## comp_mult_top
module comp_mult_top #(
parameter NO_MULT   = 4     ,  
parameter APB_BADDR = 0     ,  
parameter SYS_AW    = 16    ,  
parameter REG_DW    = 16       
)(
input                    clk         ,  
input                    rst_n       ,  
input      [ SYS_AW-1:0] apb_paddr   ,  
input                    apb_psel    ,  
input                    apb_penable ,  
input                    apb_pwrite  ,  
input      [REG_DW -1:0] apb_pwdata  ,  
output                   apb_pready  ,  
output reg [REG_DW -1:0] apb_prdata  ,  
output reg               apb_pslverr ,  
output reg               mem_ce      ,  
output reg               mem_we      ,  
output reg [SYS_AW -1:0] mem_addr    ,  
output reg [     8 -1:0] mem_wr_data ,  
input      [     8 -1:0] mem_rd_data    
);
localparam DWIDTH = 8 ;
localparam IDLE   = 2'b00;  
localparam RD_OPS = 2'b01;  
localparam WORK   = 2'b10;  
localparam WR_RES = 2'b11;  
reg  [       REG_DW -1:0] op1_addr      ;  
reg  [       REG_DW -1:0] op2_addr      ;  
reg  [       REG_DW -1:0] res_addr      ;  
reg  [       REG_DW -1:0] no_op         ;  
reg  [       REG_DW -1:0] cfg_start     ;  
reg  [       REG_DW -1:0] sts_stop      ;  
wire                      wr_op1_addr   ;  
wire                      wr_op2_addr   ;  
wire                      wr_res_addr   ;  
wire                      wr_no_op      ;  
wire                      wr_cfg_start  ;  
wire                      wr_sts_stop   ;  
wire                      rd_sts_stop   ;  
wire                      rd_sts_state  ;  
wire                      sel_regs      ;  
reg                       op_val        ;  
wire                      op_rdy        ;  
wire [   2*2*DWIDTH -1:0] op_data       ;  
wire                      res_val       ;  
reg                       res_rdy       ;  
wire [2*2*(DWIDTH+1)-1:0] res_data      ;  
wire                      set_res_rdy   ;  
reg  [     3*DWIDTH -1:0] data_reg      ;  
  ...
Size: roughly 2500 cells after synthesis, about 180 flip-flops, roughly 21000 µm² of cells after synthesis.
clock: 7.83 ns
lec_check: 0
cap_margin: 25
cell_pad_in_sites_detail_placement: 2
cell_pad_in_sites_global_placement: 3
core_aspect_ratio: 1.59
core_margin: 6
core_utilization: 64
cts_cluster_diameter: 22
gpl_timing_driven: 1
hold_slack_margin: -0.05
max_routing_layer: met5
place_density: 0.93
setup_slack_margin: -0.74
slew_margin: 10
tns_end_percent: 40
run.sh (not shown) runs the stock make flow with config.mk's settings and CLKGATE_MAP_FILE=.
The starting point aborted during global placement without I/O.
Change:
ABC_AREA = 1   (was not set)
CAP_MARGIN = 15   (was 25)
CELL_PAD_IN_SITES_DETAIL_PLACEMENT = not set   (was 2)
CELL_PAD_IN_SITES_GLOBAL_PLACEMENT = not set   (was 3)
CORE_ASPECT_RATIO = not set   (was 1.59)
CORE_MARGIN = 2   (was 6)
CORE_UTILIZATION = 72   (was 64)
CTS_CLUSTER_DIAMETER = 235   (was 22)
CTS_CLUSTER_SIZE = 40   (was not set)
GPL_ROUTABILITY_DRIVEN = 0   (was not set)
MAX_ROUTING_LAYER = not set   (was met5)
PLACE_DENSITY = not set   (was 0.93)
SETUP_SLACK_MARGIN = not set   (was -0.74)
SLEW_MARGIN = 20   (was 10)
TNS_END_PERCENT = not set   (was 40)
clock period = 5.74 ns   (was 7.83 ns; I/O delays follow)
Outcome: Now the flow never finished: it broke off in global routing (GRT-0232); synthesized area increases by 8.4%; die area decreases by 12%; synthesized cell count increases by 35%.
Change:
ABC_AREA = 0   (was 1)
CTS_CLUSTER_DIAMETER = not set   (was 235)
clock period = 6.71 ns   (was 5.74 ns; I/O delays follow)
Effect: This time the run produced a layout that fails on negative setup slack; synthesized cell count drops by 26%; area after synthesis shrinks by 7.7%; die size came out lower by about 8%.
Change:
ABC_AREA = not set   (was 0)
CAP_MARGIN = 20   (was 15)
CORE_UTILIZATION = 40   (was 72)
CTS_CLUSTER_SIZE = not set   (was 40)
GPL_ROUTABILITY_DRIVEN = not set   (was 0)
GPL_TIMING_DRIVEN = not set   (was 1)
HOLD_SLACK_MARGIN = not set   (was -0.05)
clock period = 9.39 ns   (was 6.71 ns; I/O delays follow)
Effect: This time the run completed with no timing, DRC or antenna violations; power falls by about 50%; global-route usage falls by 22 points; via count falls by 21%; worst setup slack is better by 2.0 ns.
Change:
CORE_UTILIZATION = 66   (was 40)
CTS_CLUSTER_SIZE = 36   (was not set)
HOLD_SLACK_MARGIN = 0.29   (was not set)
SETUP_SLACK_MARGIN = 1.24   (was not set)
clock period = 8.58 ns   (was 9.39 ns; I/O delays follow)
Total power went up by 18%; first-iteration DRC count went up by 27%; die area went down by 39%; wire length went up by 3.2%; clock power went up by 12%; hold slack hardly moves; cell area went up by 3.7%.
Change:
CORE_UTILIZATION = 33   (was 66)
CTS_CLUSTER_SIZE = not set   (was 36)
HOLD_SLACK_MARGIN = not set   (was 0.29)
SETUP_SLACK_MARGIN = not set   (was 1.24)
clock period = 9.39 ns   (was 8.58 ns; I/O delays follow)
Outcome: The changed run finished with timing, DRC and antenna clean. Utilization fell by 41 points. Final cell count rose by 13%. Worst setup slack is worse by 0.10 ns.
No activity file was given, so power comes from the tool's default toggle rates.
